==> flow/design.v <==
module controller (
    input logic clk,
    input logic reset,
    output logic load_sreg,
    output logic transmit_pixel,
    output logic [5:0] pixel,
    output logic [4:0] frame
);
    localparam TRANSMIT_FRAME       = 1'b0;
    localparam IDLE                 = 1'b1;
    localparam [2:0] READ_CH_VALS   = 3'b001;
    localparam [2:0] LOAD_SREG      = 3'b010;
    localparam [2:0] TRANSMIT_PIXEL = 3'b100;
    localparam [8:0] TRANSMIT_CYCLES    = 9'd360;        
    localparam [22:0] IDLE_CYCLES       = 23'd2400;
    logic state;
    logic next_state;
    logic [2:0] transmit_phase;
    logic [2:0] next_transmit_phase;
    logic [5:0] pixel_counter;
    logic [4:0] frame_counter;
    logic [8:0] transmit_counter;
    logic [22:0] idle_counter;
    logic transmit_pixel_done;
    logic idle_done;
    assign transmit_pixel_done = (transmit_counter == TRANSMIT_CYCLES - 1);
    assign idle_done = (idle_counter == IDLE_CYCLES - 1);
    always_ff @(posedge clk) begin
        if (reset) begin
            state <= TRANSMIT_FRAME;
            transmit_phase <= READ_CH_VALS;
        end
        else begin
            state <= next_state;
            transmit_phase <= next_transmit_phase;
        end
    end
    always_comb begin
        next_state = state;
        case (state)
            TRANSMIT_FRAME:
                if ((pixel_counter == 6'd63) && (transmit_pixel_done))
                    next_state = IDLE;
                else
                    next_state = TRANSMIT_FRAME;
            IDLE:
                if (idle_done)
                    next_state = TRANSMIT_FRAME;
                else
                    next_state = IDLE;
        endcase
    end
    always_comb begin
        next_transmit_phase = READ_CH_VALS;
        if (state == TRANSMIT_FRAME) begin
            case (transmit_phase)
                READ_CH_VALS:
                    next_transmit_phase = LOAD_SREG;
                LOAD_SREG:
                    next_transmit_phase = TRANSMIT_PIXEL;
                TRANSMIT_PIXEL:
                    next_transmit_phase = transmit_pixel_done ? READ_CH_VALS : TRANSMIT_PIXEL;
                default: ;
            endcase
        end
    end
    always_ff @(posedge clk) begin
        if (reset) begin
            pixel_counter <= 6'd0;
        end
        else if ((state == TRANSMIT_FRAME) && transmit_pixel_done) begin
            pixel_counter <= pixel_counter + 1;
        end
    end
    always_ff @(posedge clk) begin
        if (reset) begin
            frame_counter <= 5'd0;
        end
        else if (idle_done) begin
            frame_counter <= frame_counter + 1;
        end
    end
    always_ff @(posedge clk) begin
        if (reset) begin
            transmit_counter <= 9'd0;
        end
        else if (transmit_phase == TRANSMIT_PIXEL) begin
            transmit_counter <= transmit_counter + 1;
        end
        else begin
            transmit_counter <= 9'd0;
        end
    end
    always_ff @(posedge clk) begin
        if (reset) begin
            idle_counter <= 23'd0;
        end
        else if (state == IDLE) begin
            idle_counter <= idle_counter + 1;
        end
        else begin
            idle_counter <= 23'd0;
        end
    end
    assign pixel = pixel_counter;
    assign frame = frame_counter;
    assign load_sreg = (transmit_phase == LOAD_SREG);
    assign transmit_pixel = (transmit_phase == TRANSMIT_PIXEL);
endmodule
module ws2812b(
    input logic clk,
    input logic reset,
    input logic serial_in,
    input logic transmit,
    output logic ws2812b_out,
    output logic shift
);
    localparam IDLE = 1'b0;
    localparam TRANSMITTING = 1'b1;
    localparam T0_CYCLE_COUNT = 4'd5;
    localparam T1_CYCLE_COUNT = 4'd10;
    localparam MAX_CYCLE_COUNT = 4'd15;
    logic state;
    logic [3:0] cycle_count;
    logic bit_being_sent;
    always_ff @(posedge clk) begin
        if (reset) begin
            state <= IDLE;
            cycle_count <= 4'd0;
            bit_being_sent <= 1'b0;
        end
        else begin
            case (state)
                IDLE:
                    if (transmit == 1'b1) begin
                        state <= TRANSMITTING;
                        cycle_count <= 4'd0;
                        bit_being_sent <= serial_in;
                    end
                TRANSMITTING:
                    if (transmit == 1'b0) begin
                        state <= IDLE;
                    end
                    else if (cycle_count == MAX_CYCLE_COUNT - 1) begin
                        cycle_count <= 4'd0;
                        bit_being_sent <= serial_in;
                    end
                    else begin
                        cycle_count <= cycle_count + 1;
                    end
                default:
                    state <= IDLE;
            endcase
        end
    end
    always_comb begin
        if (state == TRANSMITTING)
            if (bit_being_sent == 1'b0)
                ws2812b_out = (cycle_count < T0_CYCLE_COUNT);
            else
                ws2812b_out = (cycle_count < T1_CYCLE_COUNT);
        else
            ws2812b_out = 1'b0;
    end
    assign shift = (state == TRANSMITTING) && (cycle_count == 4'd0);
endmodule
module rules (
    input logic clk,
    input logic reset,
    input logic step,            
    input logic [127:0] initial_pattern,
    output logic [127:0] grid    
);
    logic [127:0] next_grid;
    always_ff @(posedge clk) begin
        if (reset) begin
            grid <= initial_pattern;
        end
        else if (step) begin
            grid <= next_grid;
        end
    end
    function automatic int neighbors(input int row, input int col, input logic [127:0] g);
        int living;
        int r, c, nr, nc, idx;
        living = 0;
            for (nr = -1; nr <= 1; nr++) begin  
                for (nc = -1; nc <= 1; nc++) begin  
                    if (!(nr == 0 && nc == 0)) begin  
                        r = (row + nr + 8) % 8;  
                        c = (col + nc + 8) % 8;  
                        idx = r * 8 + c;  
                        if (g[2*idx +: 2] == 2'b11) living++;  
                    end
                end
            end
        neighbors =  living;  
    endfunction
generate;
    genvar ir, ic;
    for (ir=0; ir<8; ir++) begin  
        for (ic=0; ic<8; ic++) begin  
            localparam int index = ir * 8 + ic;  
            int living_neighbors;
            always_comb begin
                living_neighbors = neighbors(ir, ic, grid); 
                if (grid[2*index +: 2] == 2'b11) begin  
                    if (living_neighbors == 2 || living_neighbors==3) begin
                        next_grid[2*index +: 2] = 2'b11;
                    end
                    else begin
                        next_grid[2*index +: 2] = 2'b01;
                    end
                end
                else if (grid[2*index +: 2] == 2'b01) begin  
                    if (living_neighbors == 3) begin
                        next_grid[2*index +: 2] = 2'b11;
                    end
                    else begin
                        next_grid[2*index +: 2] = 2'b10;
                    end
                end
                else if (grid[2*index +: 2] == 2'b10) begin  
                    if (living_neighbors == 3) begin
                        next_grid[2*index +: 2] = 2'b11;
                    end
                    else begin
                        next_grid[2*index +: 2] = 2'b00;
                    end
                end
                else  begin  
                    if (living_neighbors == 3) begin
                        next_grid[2*index +: 2] = 2'b11;
                    end
                    else begin
                        next_grid[2*index +: 2] = 2'b00;
                    end
                end
            end
        end
    end
endgenerate
endmodule
module top(
    input logic         clk,
    input logic         SW,          
    input logic [63:0]  pattern,     
    output logic        _48b         
);
    logic [127:0] grid;
    logic [127:0] initial_pattern;
    logic step_game;
    logic reset;
    logic [23:0] shift_reg;
    logic shift;
    logic ws2812b_out;
    logic [5:0] pixel;
    logic load_sreg;
    logic transmit_pixel;
    logic [4:0] frame;
    logic [4:0] last_frame;
    localparam [23:0] OFF     = 24'h000000;
    localparam [23:0] RED     = 24'h00FF00;
    localparam [23:0] GREEN   = 24'hFF0000;
    localparam [23:0] BLUE    = 24'h0000FF;
    genvar gi;
    generate
        for (gi = 0; gi < 64; gi++) begin : g_init
            assign initial_pattern[2*gi +: 2] = pattern[gi] ? 2'b11 : 2'b00;
        end
    endgenerate
    assign reset = ~SW;
    rules u3 (
        .clk(clk),
        .reset(reset),
        .step(step_game),
        .initial_pattern(initial_pattern),
        .grid(grid)  
    );
    ws2812b u4 (
        .clk            (clk),
        .reset          (reset),
        .serial_in      (shift_reg[23]),
        .transmit       (transmit_pixel),
        .ws2812b_out    (ws2812b_out),
        .shift          (shift)
    );
    controller u5 (
        .clk            (clk),
        .reset          (reset),
        .load_sreg      (load_sreg),
        .transmit_pixel (transmit_pixel),
        .pixel          (pixel),
        .frame          (frame)
    );
    always_ff @(posedge clk) begin
        if (reset)
            last_frame <= 5'd0;
        else
            last_frame <= frame;
    end
    assign step_game = (frame != last_frame);  
    always_ff @(posedge clk) begin
        if (reset) begin
            shift_reg <= OFF;
        end
        else if (load_sreg) begin
            if (grid[2*pixel +: 2] == 2'b11) begin  
                shift_reg <= GREEN;
            end
            else if (grid[2*pixel +: 2] == 2'b01) begin  
                shift_reg <= BLUE;
            end
            else if (grid[2*pixel +: 2] == 2'b10) begin  
                shift_reg <= RED;
            end
            else begin  
                shift_reg <= OFF;
            end
        end
        else if (shift) begin
            shift_reg <= { shift_reg[22:0], 1'b0 };
        end
    end
    assign _48b = ws2812b_out;
endmodule
Settings: LEC_CHECK=0, ABC_AREA=1, CAP_MARGIN=20, CORE_MARGIN=2, CORE_UTILIZATION=72, CTS_CLUSTER_DIAMETER=396, CTS_CLUSTER_SIZE=15, SETUP_SLACK_MARGIN=-0.32, SLEW_MARGIN=20; clock period 5.36 ns.
run.sh (not shown) runs the stock make flow with config.mk's settings and CLKGATE_MAP_FILE=.
The starting point ran to the end with no violations.
Then changed:
ABC_AREA = default   (was 1)
CAP_MARGIN = 5   (was 20)
CTS_CLUSTER_DIAMETER = default   (was 396)
CTS_CLUSTER_SIZE = 35   (was 15)
PLACE_DENSITY = 0.65   (was default)
SETUP_SLACK_MARGIN = default   (was -0.32)
clock period = 4.66 ns   (was 5.36 ns; I/O delays follow)
What happened: The changed run never finished: it broke off in global routing (5_1_grt). Area after synthesis climbs by about 0.4%. Synthesized cell count is lower by about 30%. Die area went up by 0.42%.
Then changed:
ABC_AREA = 1   (was default)
CAP_MARGIN = 20   (was 5)
CTS_CLUSTER_SIZE = default   (was 35)
PLACE_DENSITY = 0.41   (was 0.65)
clock period = 4.92 ns   (was 4.66 ns; I/O delays follow)
What happened: The changed run completed with no timing, DRC or antenna violations; die area goes down by 0.42%; synthesized area goes down by 0.42%; synthesized cell count goes up by 44%.
Then changed:
ABC_AREA = default   (was 1)
CAP_MARGIN = 5   (was 20)
PLACE_DENSITY = default   (was 0.41)
clock period = 5.7 ns   (was 4.92 ns; I/O delays follow)
=> Utilization came out lower by 1.2 points. Via count came out lower by roughly a tenth. Setup slack improved by 0.13 ns. Final cell count came out lower by a quarter to a third. Clock-buffer cell count came out higher by 1. Synthesized area came out higher slightly.


run A:
// top: RTL as listed in full above, without the edits since
Settings: LEC_CHECK=0, ABC_AREA=1, CAP_MARGIN=20, CORE_ASPECT_RATIO=1.12, CORE_MARGIN=2, CORE_UTILIZATION=58, CTS_CLUSTER_SIZE=34, GPL_TIMING_DRIVEN=1, PLACE_DENSITY_LB_ADDON=0.27, SLEW_MARGIN=20, TNS_END_PERCENT=30; clock period 5.0 ns.
Run A did not stop at any stage, and its layout met the timing, DRC and antenna checks.
Input changes introduced in run B (baseline for comparison: run A):
Settings: a deleted ABC_AREA that had been 1; a deleted GPL_TIMING_DRIVEN that had been 1; a deleted CORE_ASPECT_RATIO that had been 1.12; a deleted PLACE_DENSITY_LB_ADDON that had been 0.27; a deleted CTS_CLUSTER_SIZE that had been 34; a deleted TNS_END_PERCENT that had been 30; a change of CORE_UTILIZATION from 58 to 72; an added SETUP_SLACK_MARGIN of -0.26; an added PLACE_DENSITY of 0.66; a change of the clock period (ns, I/O delays scaled along) from 5.0 to 4.83.
Final checks on run B, whose flow otherwise completed, came back failing, citing negative setup slack. Run A reached the end of the flow, and the finished layout is clean on the timing, DRC and antenna checks. Complex-gate fraction of the synthesized area (run B over run A): increase, 10 points. Delta (run B minus run A): post-route standard cell area excluding fillers up about 7%; number of violations reported at the end of detailed-routing iteration 0 increased 43%. Start point of the critical path = u3.grid[98]$_DFFE_PP_: run B; start point of the critical path = u3.grid[38]$_DFFE_PP_: run A. Changes observed in run B relative to run A: area of the synthesized netlist per yosys stat picked up an extra 0.42%, fraction of synthesized area in multiplexers picked up an extra 5.4 points.


RTL: the design.v shown in full above, as it stands there.
==> flow/config.mk <==
export PLATFORM = sky130hd
export DESIGN_NAME = top
export DESIGN_NICKNAME = top
export VERILOG_FILES = /design/flow/design.v
export SDC_FILE = /design/flow/constraint.sdc
export NUM_CORES = 4
export LEC_CHECK = 0
export ABC_AREA = 1
export CAP_MARGIN = 20
export CORE_MARGIN = 2
export CORE_UTILIZATION = 40
export CTS_CLUSTER_SIZE = 41
export GPL_ROUTABILITY_DRIVEN = 0
export GPL_TIMING_DRIVEN = 0
export HOLD_SLACK_MARGIN = 0.26
export SLEW_MARGIN = 20
==> flow/constraint.sdc <==
create_clock -name core_clock -period 10.0 [get_ports {clk}]
set_input_delay 2.0000 -clock core_clock [delete_from_list [all_inputs] [get_ports {clk}]]
set_output_delay 2.0000 -clock core_clock [all_outputs]
set_load 0.01 [all_outputs]
The first run went through all stages and came out clean.
Edit:
- ABC_AREA: 1 -> default
- CORE_UTILIZATION: 40 -> 68
- CTS_CLUSTER_SIZE: 41 -> default
- GPL_ROUTABILITY_DRIVEN: 0 -> default
- GPL_TIMING_DRIVEN: 0 -> default
- HOLD_SLACK_MARGIN: 0.26 -> default
- SETUP_SLACK_MARGIN: default -> -0.26
- clock period: 10.0 -> 4.48 ns (I/O delays scaled with it)
Result: The new run reached the layout checks and failed them: setup timing; cell count shrinks by 24%; die size shrinks by 40%; via count grows by 2.5%.
Edit:
- SETUP_SLACK_MARGIN: -0.26 -> -0.3
- clock period: 4.48 -> 4.42 ns (I/O delays scaled with it)
After rerunning: The new run finished but fails on capacitance limit, slew limit, setup timing. Count of clock-buffer cells in the layout rose by 3. Cell count rose by 1.4%.
Edit:
- CORE_UTILIZATION: 68 -> 40
- SETUP_SLACK_MARGIN: -0.3 -> default
- clock period: 4.42 -> 6.7 ns (I/O delays scaled with it)
This time the run went through all stages and came out clean.
Fmax came out lower by 2.7%.
Cell count fell by about 5.6%.
Sequential cell count does not change.
Worst setup slack improves by 2100 ps.
Edit:
- CORE_UTILIZATION: 40 -> 66
- CTS_CLUSTER_SIZE: default -> 54
- SETUP_SLACK_MARGIN: default -> 2.26
- clock period: 6.7 -> 7.82 ns (I/O delays scaled with it)
Outcome:
- The changed run ran to the end with no violations
- worst hold slack got worse by 14 ps
- worst setup slack improved by 1300 ps
Edit:
- CAP_MARGIN: 20 -> 5
- CORE_UTILIZATION: 66 -> 72
- CTS_CLUSTER_DIAMETER: default -> 148
- CTS_CLUSTER_SIZE: 54 -> default
- SETUP_SLACK_MARGIN: 2.26 -> default
- clock period: 7.82 -> 4.6 ns (I/O delays scaled with it)
- This time the run never finished: it broke off in global routing
- area after synthesis does not change
- die size falls by 8.2%
- synthesized cell count is unchanged


Starts from the design.v that is shown in full above.
==> flow/config.mk <==
export PLATFORM = sky130hd
export DESIGN_NAME = top
export DESIGN_NICKNAME = top
export VERILOG_FILES = /design/flow/design.v
export SDC_FILE = /design/flow/constraint.sdc
export NUM_CORES = 4
export LEC_CHECK = 0
export ABC_AREA = 1
export CAP_MARGIN = 5
export CELL_PAD_IN_SITES_GLOBAL_PLACEMENT = 2
export CORE_ASPECT_RATIO = 0.63
export CORE_MARGIN = 2
export CORE_UTILIZATION = 40
export CTS_CLUSTER_SIZE = 41
export GPL_ROUTABILITY_DRIVEN = 1
export GPL_TIMING_DRIVEN = 1
export HOLD_SLACK_MARGIN = 0.26
export MIN_ROUTING_LAYER = met2
export SLEW_MARGIN = 20
==> flow/constraint.sdc <==
create_clock -name core_clock -period 10.0 [get_ports {clk}]
set_input_delay 2.0000 -clock core_clock [delete_from_list [all_inputs] [get_ports {clk}]]
set_output_delay 2.0000 -clock core_clock [all_outputs]
set_load 0.01 [all_outputs]
The baseline finished with design-rule violations left.
==> next run, changes <==
Settings changed: CELL_PAD_IN_SITES_DETAIL_PLACEMENT set to 1, CELL_PAD_IN_SITES_GLOBAL_PLACEMENT 2 to 1, CORE_ASPECT_RATIO 0.63 to 0.88, CTS_CLUSTER_DIAMETER set to 129, CTS_CLUSTER_SIZE 41 to 24, GPL_ROUTABILITY_DRIVEN 1 to not set, GPL_TIMING_DRIVEN 1 to 0, HOLD_SLACK_MARGIN 0.26 to -0.01, MAX_ROUTING_LAYER set to met5, MIN_ROUTING_LAYER met2 to not set, TNS_END_PERCENT set to 55.
=> With this change the flow passed the timing, DRC and antenna checks. Wire length rose by 14%. Global-route usage fell by 11 points. Fmax fell by 12%. Cell count rose by 1.5%.
==> next run, changes <==
Settings changed: ABC_AREA 1 to not set, CAP_MARGIN 5 to 20, CELL_PAD_IN_SITES_GLOBAL_PLACEMENT 1 to not set, CORE_ASPECT_RATIO 0.88 to 0.56, CTS_CLUSTER_DIAMETER 129 to not set, CTS_CLUSTER_SIZE 24 to not set, GPL_TIMING_DRIVEN 0 to not set, MAX_ROUTING_LAYER met5 to not set, TNS_END_PERCENT 55 to not set.
Global-route usage is lower by 2.3 points.
Utilization grows by 0.23 points.
Design area is about the same.
Routed wire length came out lower by 6.1%.
==> next run, changes <==
Settings changed: CELL_PAD_IN_SITES_DETAIL_PLACEMENT 1 to not set, CORE_ASPECT_RATIO 0.56 to not set, CORE_UTILIZATION 40 to 71, CTS_CLUSTER_SIZE set to 54, HOLD_SLACK_MARGIN -0.01 to not set.
Clock period 10.0 ns to 7.82 ns, I/O delays scaled along.
After rerunning: Synthesized area is unchanged; clock skew came out lower by 0.0080 ns; wire length is lower by 21%; die size fell by 43%; core utilization rose by 32 points; flip-flop count stays the same; synthesized cell count does not change; global-route usage increases by 12 points; register-to-register slack degrades by 1.7 ns; critical path depth decreases by 2.
